==> job 7850 <==
Design convolution_stage2, start of the top module:
module convolution_stage2 (
          in1,
          in2,
          in3,
          in4,
          in5,
          in6,
          in7,
          in8,
          clk,
          rst,
          start,
          conv_out
  );
==> flow/config.mk <==
export PLATFORM = sky130hd
export DESIGN_NAME = convolution_stage2
export DESIGN_NICKNAME = convolution_stage2
export VERILOG_FILES = /design/flow/design.v
export SDC_FILE = /design/flow/constraint.sdc
export NUM_CORES = 4
export LEC_CHECK = 0
export ABC_AREA = 1
export CAP_MARGIN = 20
export CORE_MARGIN = 2
export CORE_UTILIZATION = 72
export CTS_CLUSTER_DIAMETER = 126
export HOLD_SLACK_MARGIN = 0.28
export PLACE_DENSITY_LB_ADDON = 0.02
export SETUP_SLACK_MARGIN = 2.35
export SLEW_MARGIN = 20
==> flow/constraint.sdc <==
create_clock -name core_clock -period 8.01 [get_ports {clk}]
set_input_delay 1.6020 -clock core_clock [delete_from_list [all_inputs] [get_ports {clk}]]
set_output_delay 1.6020 -clock core_clock [all_outputs]
set_load 0.01 [all_outputs]
run.sh (not shown) runs the stock make flow with config.mk's settings and CLKGATE_MAP_FILE=.
==> job 1099 (differences from job 7850) <==
- CORE_ASPECT_RATIO: default -> 0.5
- CORE_UTILIZATION: 72 -> 67
- CTS_CLUSTER_DIAMETER: 126 -> 342
- CTS_CLUSTER_SIZE: default -> 100
- HOLD_SLACK_MARGIN: 0.28 -> default
- PLACE_DENSITY_LB_ADDON: 0.02 -> default
- SETUP_SLACK_MARGIN: 2.35 -> default
- TNS_END_PERCENT: default -> 5
==> flow/constraint.sdc (replaced) <==
create_clock -name core_clock -period 14.0 [get_ports {clk}]
set_input_delay 2.8000 -clock core_clock [delete_from_list [all_inputs] [get_ports {clk}]]
set_output_delay 2.8000 -clock core_clock [all_outputs]
set_load 0.01 [all_outputs]
==> job 1419 (differences from job 7850) <==
- ABC_AREA: 1 -> default
- CORE_UTILIZATION: 72 -> 68
- CTS_CLUSTER_DIAMETER: 126 -> default
- CTS_CLUSTER_SIZE: default -> 41
- HOLD_SLACK_MARGIN: 0.28 -> default
- PLACE_DENSITY_LB_ADDON: 0.02 -> default
- SETUP_SLACK_MARGIN: 2.35 -> default
==> flow/constraint.sdc (replaced) <==
create_clock -name core_clock -period 12.2 [get_ports {clk}]
set_input_delay 2.4400 -clock core_clock [delete_from_list [all_inputs] [get_ports {clk}]]
set_output_delay 2.4400 -clock core_clock [all_outputs]
set_load 0.01 [all_outputs]
==> comparison <==
Die area: job 1099 > job 7850 > job 1419.
In clock-buffer cell count, job 1419 and job 1099 do not differ.
In job 1419 the critical path depth is lower than in job 1099, by 4.
Job 7850 never finished: it broke off in clock tree synthesis (4_1_cts) with DPL-0033. Job 1419 finished with setup timing left. Job 1099 went through all stages and came out clean.
Of job 1419 and job 1099, job 1419 has the higher design area (gap about 5%, measured against job 1099).
In job 1099 the worst hold slack is better than in job 1419, by 0.30 ns.

* * *

==> v28 <==
convolution_stage2 again, from the RTL that the note above started with.
Settings: LEC_CHECK=0, CAP_MARGIN=20, CORE_MARGIN=2, CORE_UTILIZATION=68, CTS_CLUSTER_DIAMETER=223, CTS_CLUSTER_SIZE=97, PLACE_DENSITY=0.42, SETUP_SLACK_MARGIN=-0.73, SLEW_MARGIN=20; clock period 8.15 ns.
==> inputs of v8, as changes to v28 <==
CORE_UTILIZATION = 64   (was 68)
PLACE_DENSITY = not set   (was 0.42)
SETUP_SLACK_MARGIN = not set   (was -0.73)
==> inputs of v38, as changes to v28 <==
ABC_AREA = 1   (was not set)
CORE_ASPECT_RATIO = 0.5   (was not set)
CORE_UTILIZATION = 67   (was 68)
CTS_CLUSTER_DIAMETER = 248   (was 223)
CTS_CLUSTER_SIZE = 100   (was 97)
PLACE_DENSITY = not set   (was 0.42)
SETUP_SLACK_MARGIN = not set   (was -0.73)
TNS_END_PERCENT = 5   (was not set)
==> flow/constraint.sdc (replaced) <==
create_clock -name core_clock -period 14.0 [get_ports {clk}]
set_input_delay 2.8000 -clock core_clock [delete_from_list [all_inputs] [get_ports {clk}]]
set_output_delay 2.8000 -clock core_clock [all_outputs]
set_load 0.01 [all_outputs]
==> inputs of v29, as changes to v28 <==
CORE_ASPECT_RATIO = 0.5   (was not set)
CORE_UTILIZATION = 67   (was 68)
PLACE_DENSITY = not set   (was 0.42)
SETUP_SLACK_MARGIN = 1.98   (was -0.73)
==> notes <==
Sequential share of layout area, highest first: v38, v8, v29. Between v29 and v38, the lower cell area is in v38 (gap about 9%, measured against v38). In v29 the hold slack is lower than in v38, by 1.1 ns. v38 completed with no timing, DRC or antenna violations. v28 stopped in 5_1_grt, error GRT-0232. v29 finished but failed the layout checks on negative setup slack. v8 ran to the end with violations: negative setup slack.
==> figures <==
| quantity | v8 | v29 | v28 | v38 |
|---|---|---|---|---|
| Outcome | failed layout checks | failed layout checks | aborted with a tool error | finished clean |
| Stage where the flow stopped | - | - | 5_1_grt | - |
| Layout check failures | negative setup slack | negative setup slack | - | - |
| Count of clock-net buffers in the final layout | 3 | 3 | - | 3 |
| GP Congestion | 1.07 | 1.05 | 1.05 | 1.01 |
| Layout buffer count excluding clock buffers | 2127 | 2154 | - | 898 |
| Cell occurring most often along the worst timing path | sky130_fd_sc_hd__fa_1 | sky130_fd_sc_hd__fa_1 | - | sky130_fd_sc_hd__fa_1 |
| Critical Path Stages | 39 | 38 | - | 42 |
| Post-detail-place hpwl | 200000 um | 195000 um | 203000 um | 172000 um |
| Slew @ Worst Pin | 1.17 ns | 1.08 ns | - | 0.878 ns |
| Number of cells in the design after placement | 10380 | 10363 | 10241 | 11591 |

* * *

==> run a: inputs <==
Starting RTL as in the previous note.
==> flow/config.mk <==
export PLATFORM = sky130hd
export DESIGN_NAME = convolution_stage2
export DESIGN_NICKNAME = convolution_stage2
export VERILOG_FILES = /design/flow/design.v
export SDC_FILE = /design/flow/constraint.sdc
export NUM_CORES = 4
export LEC_CHECK = 0
export CAP_MARGIN = 20
export CORE_MARGIN = 2
export CORE_UTILIZATION = 70
export CTS_CLUSTER_DIAMETER = 209
export CTS_CLUSTER_SIZE = 41
export HOLD_SLACK_MARGIN = -0.05
export MAX_ROUTING_LAYER = met4
export SLEW_MARGIN = 30
==> flow/constraint.sdc <==
create_clock -name core_clock -period 12.0 [get_ports {clk}]
set_input_delay 2.4000 -clock core_clock [delete_from_list [all_inputs] [get_ports {clk}]]
set_output_delay 2.4000 -clock core_clock [all_outputs]
set_load 0.01 [all_outputs]
==> inputs of run b, as changes to run a <==
==> flow/config.mk (replaced) <==
export PLATFORM = sky130hd
export DESIGN_NAME = convolution_stage2
export DESIGN_NICKNAME = convolution_stage2
export VERILOG_FILES = /design/flow/design.v
export SDC_FILE = /design/flow/constraint.sdc
export NUM_CORES = 4
export LEC_CHECK = 0
export CAP_MARGIN = 20
export CORE_MARGIN = 2
export CORE_UTILIZATION = 24
export SLEW_MARGIN = 20
==> flow/constraint.sdc (replaced) <==
create_clock -name core_clock -period 13.5 [get_ports {clk}]
set_input_delay 2.7000 -clock core_clock [delete_from_list [all_inputs] [get_ports {clk}]]
set_output_delay 2.7000 -clock core_clock [all_outputs]
set_load 0.01 [all_outputs]
==> results.txt <==
This note records the results obtained with Yosys and OpenROAD.

Place
Setup slack on the worst path after placement came out at -576.5 ps. The post-placement cell count is 11906. The area of placed instances is about 79000 µm². Routability-driven placement finished with a final weighted congestion of 0.9234.

Global routing
The met3 track demand over resource is 1.537%. Total global-route track usage over all layers is 17.79%.

CTS
Post-CTS repair changed the size of 5 cells.

Floorplanning
Per the OpenROAD floorplan log, the area of the die is 265900 µm². The floorplan has 187 rows. Per the OpenROAD floorplan log, the width of the die is 515.6 µm.

Status
The flow ran to the end and the layout has no timing, DRC or antenna violations.
Source of the figures above: run b

==> results.txt <==
Summary of implementation figures.

Status
The first error in the log reads "[ERROR GRT-0232] Routing congestion too high. Check the congestion heatmap in the GUI". The halt point of the flow is 5_1_grt. The run stopped with a tool error.

Place
After detailed placement, the design holds a cell count of around 10000. The final weighted congestion in routability-driven placement is 1.105. The area of placed instances is 80420 µm².

Floorplanning
The chip area is between 90000 and 100000 µm².
Source of the figures above: run a


* * *

==> ember: inputs <==
Starting RTL as in the previous note.
// convolution_stage2
module convolution_stage2 (
          in1,
          in2,
          in3,
          in4,
          in5,
          in6,
          in7,
          in8,
          clk,
          rst,
          start,
          conv_out
  );
input [99:0] in1, in2, in3, in4, in5, in6, in7, in8;
input         clk, rst, start;
output reg [7:0] conv_out;
wire  [3:0]  in1_1, in1_2, in1_3, in1_4, in1_5, in1_6, in1_7, in1_8, in1_9, in1_10, in1_11, in1_12, in1_13;
wire [3:0]   in1_14, in1_15, in1_16, in1_17, in1_18, in1_19, in1_20, in1_21, in1_22, in1_23, in1_24, in1_25;
wire  [3:0]  in2_1, in2_2, in2_3, in2_4, in2_5, in2_6, in2_7, in2_8, in2_9, in2_10, in2_11, in2_12, in2_13;
wire [3:0]   in2_14, in2_15, in2_16, in2_17, in2_18, in2_19, in2_20, in2_21, in2_22, in2_23, in2_24, in2_25;
wire  [3:0]  in3_1, in3_2, in3_3, in3_4, in3_5, in3_6, in3_7, in3_8, in3_9, in3_10, in3_11, in3_12, in3_13;
wire [3:0]   in3_14, in3_15, in3_16, in3_17, in3_18, in3_19, in3_20, in3_21, in3_22, in3_23, in3_24, in3_25;
wire  [3:0]  in4_1, in4_2, in4_3, in4_4, in4_5, in4_6, in4_7, in4_8, in4_9, in4_10, in4_11, in4_12, in4_13;
wire [3:0]   in4_14, in4_15, in4_16, in4_17, in4_18, in4_19, in4_20, in4_21, in4_22, in4_23, in4_24, in4_25;
wire  [3:0]  in5_1, in5_2, in5_3, in5_4, in5_5, in5_6, in5_7, in5_8, in5_9, in5_10, in5_11, in5_12, in5_13;
wire [3:0]   in5_14, in5_15, in5_16, in5_17, in5_18, in5_19, in5_20, in5_21, in5_22, in5_23, in5_24, in5_25;
wire  [3:0]  in6_1, in6_2, in6_3, in6_4, in6_5, in6_6, in6_7, in6_8, in6_9, in6_10, in6_11, in6_12, in6_13;
wire [3:0]   in6_14, in6_15, in6_16, in6_17, in6_18, in6_19, in6_20, in6_21, in6_22, in6_23, in6_24, in6_25;
wire  [3:0]  in7_1, in7_2, in7_3, in7_4, in7_5, in7_6, in7_7, in7_8, in7_9, in7_10, in7_11, in7_12, in7_13;
wire [3:0]   in7_14, in7_15, in7_16, in7_17, in7_18, in7_19, in7_20, in7_21, in7_22, in7_23, in7_24, in7_25;
wire  [3:0]  in8_1, in8_2, in8_3, in8_4, in8_5, in8_6, in8_7, in8_8, in8_9, in8_10, in8_11, in8_12, in8_13;
wire [3:0]   in8_14, in8_15, in8_16, in8_17, in8_18, in8_19, in8_20, in8_21, in8_22, in8_23, in8_24, in8_25;
wire [8:0]   sum1, sum2, sum3, sum4;
wire  [7:0]  mul1_1, mul1_2, mul1_3, mul1_4, mul1_5, mul1_6, mul1_7, mul1_8, mul1_9, mul1_10, mul1_11, mul1_12, mul1_13;
  ...
clock: 14.5 ns
lec_check: 0
abc_area: 1
cap_margin: 20
cell_pad_in_sites_global_placement: 3
core_aspect_ratio: 1.43
core_margin: 2
core_utilization: 60
cts_cluster_size: 48
gpl_routability_driven: 0
gpl_timing_driven: 0
hold_slack_margin: 0.2
max_routing_layer: met4
min_routing_layer: met1
place_density: 0.49
setup_slack_margin: -0.19
slew_margin: 25
tns_end_percent: 95
==> inputs of indigo, as changes to ember <==
==> flow/config.mk (replaced) <==
export PLATFORM = sky130hd
export DESIGN_NAME = convolution_stage2
export DESIGN_NICKNAME = convolution_stage2
export VERILOG_FILES = /design/flow/design.v
export SDC_FILE = /design/flow/constraint.sdc
export NUM_CORES = 4
export LEC_CHECK = 0
export ABC_AREA = 0
export CAP_MARGIN = 20
export CORE_ASPECT_RATIO = 0.71
export CORE_MARGIN = 2
export CORE_UTILIZATION = 70
export CTS_CLUSTER_SIZE = 37
export GPL_ROUTABILITY_DRIVEN = 1
export GPL_TIMING_DRIVEN = 1
export MAX_ROUTING_LAYER = met4
export SETUP_SLACK_MARGIN = 2.15
export SLEW_MARGIN = 25
export TNS_END_PERCENT = 95
==> flow/constraint.sdc (replaced) <==
create_clock -name core_clock -period 12.3 [get_ports {clk}]
set_input_delay 2.4600 -clock core_clock [delete_from_list [all_inputs] [get_ports {clk}]]
set_output_delay 2.4600 -clock core_clock [all_outputs]
set_load 0.01 [all_outputs]
==> CHANGELOG.md <==
### Changed

- Area fraction in full adders, half adders and majority gates: 53.6%
- Xor/xnor share: 2.21%
- Cell types with the highest counts after synthesis: 2,264 x sky130_fd_sc_hd__inv_1, 1,830 x sky130_fd_sc_hd__nand2_1, 1,275 x sky130_fd_sc_hd__nor2_1
- Synthesized netlist cell count: 9,524
- Proportion of netlist area held by the largest area contributor: 29.8%
- Cell total in the yosys stat output: 9,524
- Status: stopped before the end
- Die X-Extent: 283 um
- Leading cell types by total area after synthesis: sky130_fd_sc_hd__fa_1 30%, sky130_fd_sc_hd__ha_1 24%, sky130_fd_sc_hd__inv_1 13%
- Tool Error: [ERROR GPL-0301] Utilization 135.293 % exceeds 100%.
- Number of nets produced by synthesis: 12,585
- Sequential-to-total area share from yosys stat: 0.241%
- Yosys stat chip area: 0.0666 mm2
- Post-synthesis simple-gate area fraction: 24.1%
- Number of rows created at floorplan: 146
- Fail Step: global placement without I/O
(the above is from ember)
==> CHANGELOG.md <==
## Flow update

- Status: complete, but fails checks
- Set of violated layout checks: negative setup slack
- Proportion of netlist area held by the largest area contributor: 31.6%
- Sequential-to-total area share from yosys stat: 0.255%
- Area Overhead vs Synth: 29.7%
- Final WS setup: -772 ps
- Leading cell types by total area after synthesis: sky130_fd_sc_hd__fa_1 32%, sky130_fd_sc_hd__ha_1 25%, sky130_fd_sc_hd__and3_1 11%
- Post-synthesis simple-gate area fraction: 19.6%
- Xor/xnor share: 8.14%
- Number of rows created at floorplan: 92
- Die X-Extent: 360 um
- Yosys stat chip area: 0.0628 mm2
- Final setup vio count: 1
- Synthesized netlist cell count: 7,243
(the above is from indigo)

* * *

==> run X: inputs <==
convolution_stage2 again, from the RTL that the note above started with.
export LEC_CHECK = 0
export ABC_AREA = 0
export CAP_MARGIN = 20
export CORE_ASPECT_RATIO = 0.5
export CORE_MARGIN = 4
export CORE_UTILIZATION = 48
export CTS_CLUSTER_DIAMETER = 331
export CTS_CLUSTER_SIZE = 43
export GPL_ROUTABILITY_DRIVEN = 0
export GPL_TIMING_DRIVEN = 1
export HOLD_SLACK_MARGIN = 0.06
export MAX_ROUTING_LAYER = met5
export PLACE_DENSITY = 0.49
export SETUP_SLACK_MARGIN = 0.21
export SLEW_MARGIN = 25
export TNS_END_PERCENT = 15
create_clock -name core_clock -period 10.2 [get_ports {clk}]
==> run Z (differences from run X) <==
CORE_ASPECT_RATIO = 0.94   (was 0.5)
CORE_MARGIN = 2   (was 4)
CORE_UTILIZATION = 65   (was 48)
CTS_CLUSTER_DIAMETER = default   (was 331)
CTS_CLUSTER_SIZE = default   (was 43)
GPL_ROUTABILITY_DRIVEN = 1   (was 0)
HOLD_SLACK_MARGIN = default   (was 0.06)
PLACE_DENSITY = default   (was 0.49)
TNS_END_PERCENT = 95   (was 15)
==> flow/constraint.sdc (replaced) <==
create_clock -name core_clock -period 7.48 [get_ports {clk}]
set_input_delay 1.4960 -clock core_clock [delete_from_list [all_inputs] [get_ports {clk}]]
set_output_delay 1.4960 -clock core_clock [all_outputs]
set_load 0.01 [all_outputs]
==> run A (differences from run X) <==
CORE_ASPECT_RATIO = 0.71   (was 0.5)
CORE_MARGIN = 2   (was 4)
CORE_UTILIZATION = 58   (was 48)
CTS_CLUSTER_DIAMETER = default   (was 331)
CTS_CLUSTER_SIZE = default   (was 43)
GPL_ROUTABILITY_DRIVEN = 1   (was 0)
HOLD_SLACK_MARGIN = default   (was 0.06)
SETUP_SLACK_MARGIN = 2.15   (was 0.21)
TNS_END_PERCENT = 95   (was 15)
==> flow/constraint.sdc (replaced) <==
create_clock -name core_clock -period 7.48 [get_ports {clk}]
set_input_delay 1.4960 -clock core_clock [delete_from_list [all_inputs] [get_ports {clk}]]
set_output_delay 1.4960 -clock core_clock [all_outputs]
set_load 0.01 [all_outputs]
==> results <==
| metric | run A | run X | run Z |
|---|---|---|---|
| Outcome | failed layout checks | failed layout checks | failed layout checks |
| Reasons for failing layout checks | setup timing | setup timing | setup timing |
| Buffer share of cell area | 0.230 | 0.209 | 0.230 |
| Number of optimization iterations in the first detailed-route pass | 8 | 5 | 8 |
| Met3 routing resource usage after global routing | 0.0783 | 0.0295 | 0.0927 |
| Die width | 395 µm | 520 µm | 325 µm |
| Worst slew pin tran | 0.910 ns | 1.02 ns | 1.14 ns |
| Met2 routed wirelength | 98.8 mm | 108 mm | 112 mm |
| Arr. time, crit path | 11.78 ns | 12.33 ns | 12.20 ns |
| Met2 demand-to-capacity share in global routing | 0.616 | 0.559 | 0.786 |
| Critical path data required time | 7.64 ns | 10.37 ns | 7.64 ns |
| Instance area after placement | 82100 µm² | 81000 µm² | 82000 µm² |
| Core utilization of the finished layout | 0.784 | 0.632 | 0.877 |
| Final routed wire length divided by cell count | 21.3 µm | 19.8 µm | 23.0 µm |
| Wire length of the first global-routing pass | 343 mm | 330 mm | 362 mm |
| Tapcell count | 1442 | 1757 | 1288 |
| Final Net Count | 12200 | 12000 | 12200 |
| Area of the core region | 107000 µm² | 129000 µm² | 95800 µm² |
| Total die size | 111000 µm² | 137000 µm² | 99200 µm² |
| Total wirelength of the detailed-routed design | 226 mm | 212 mm | 241 mm |
| Met1 wire length | 93.6 mm | 83.4 mm | 78.6 mm |
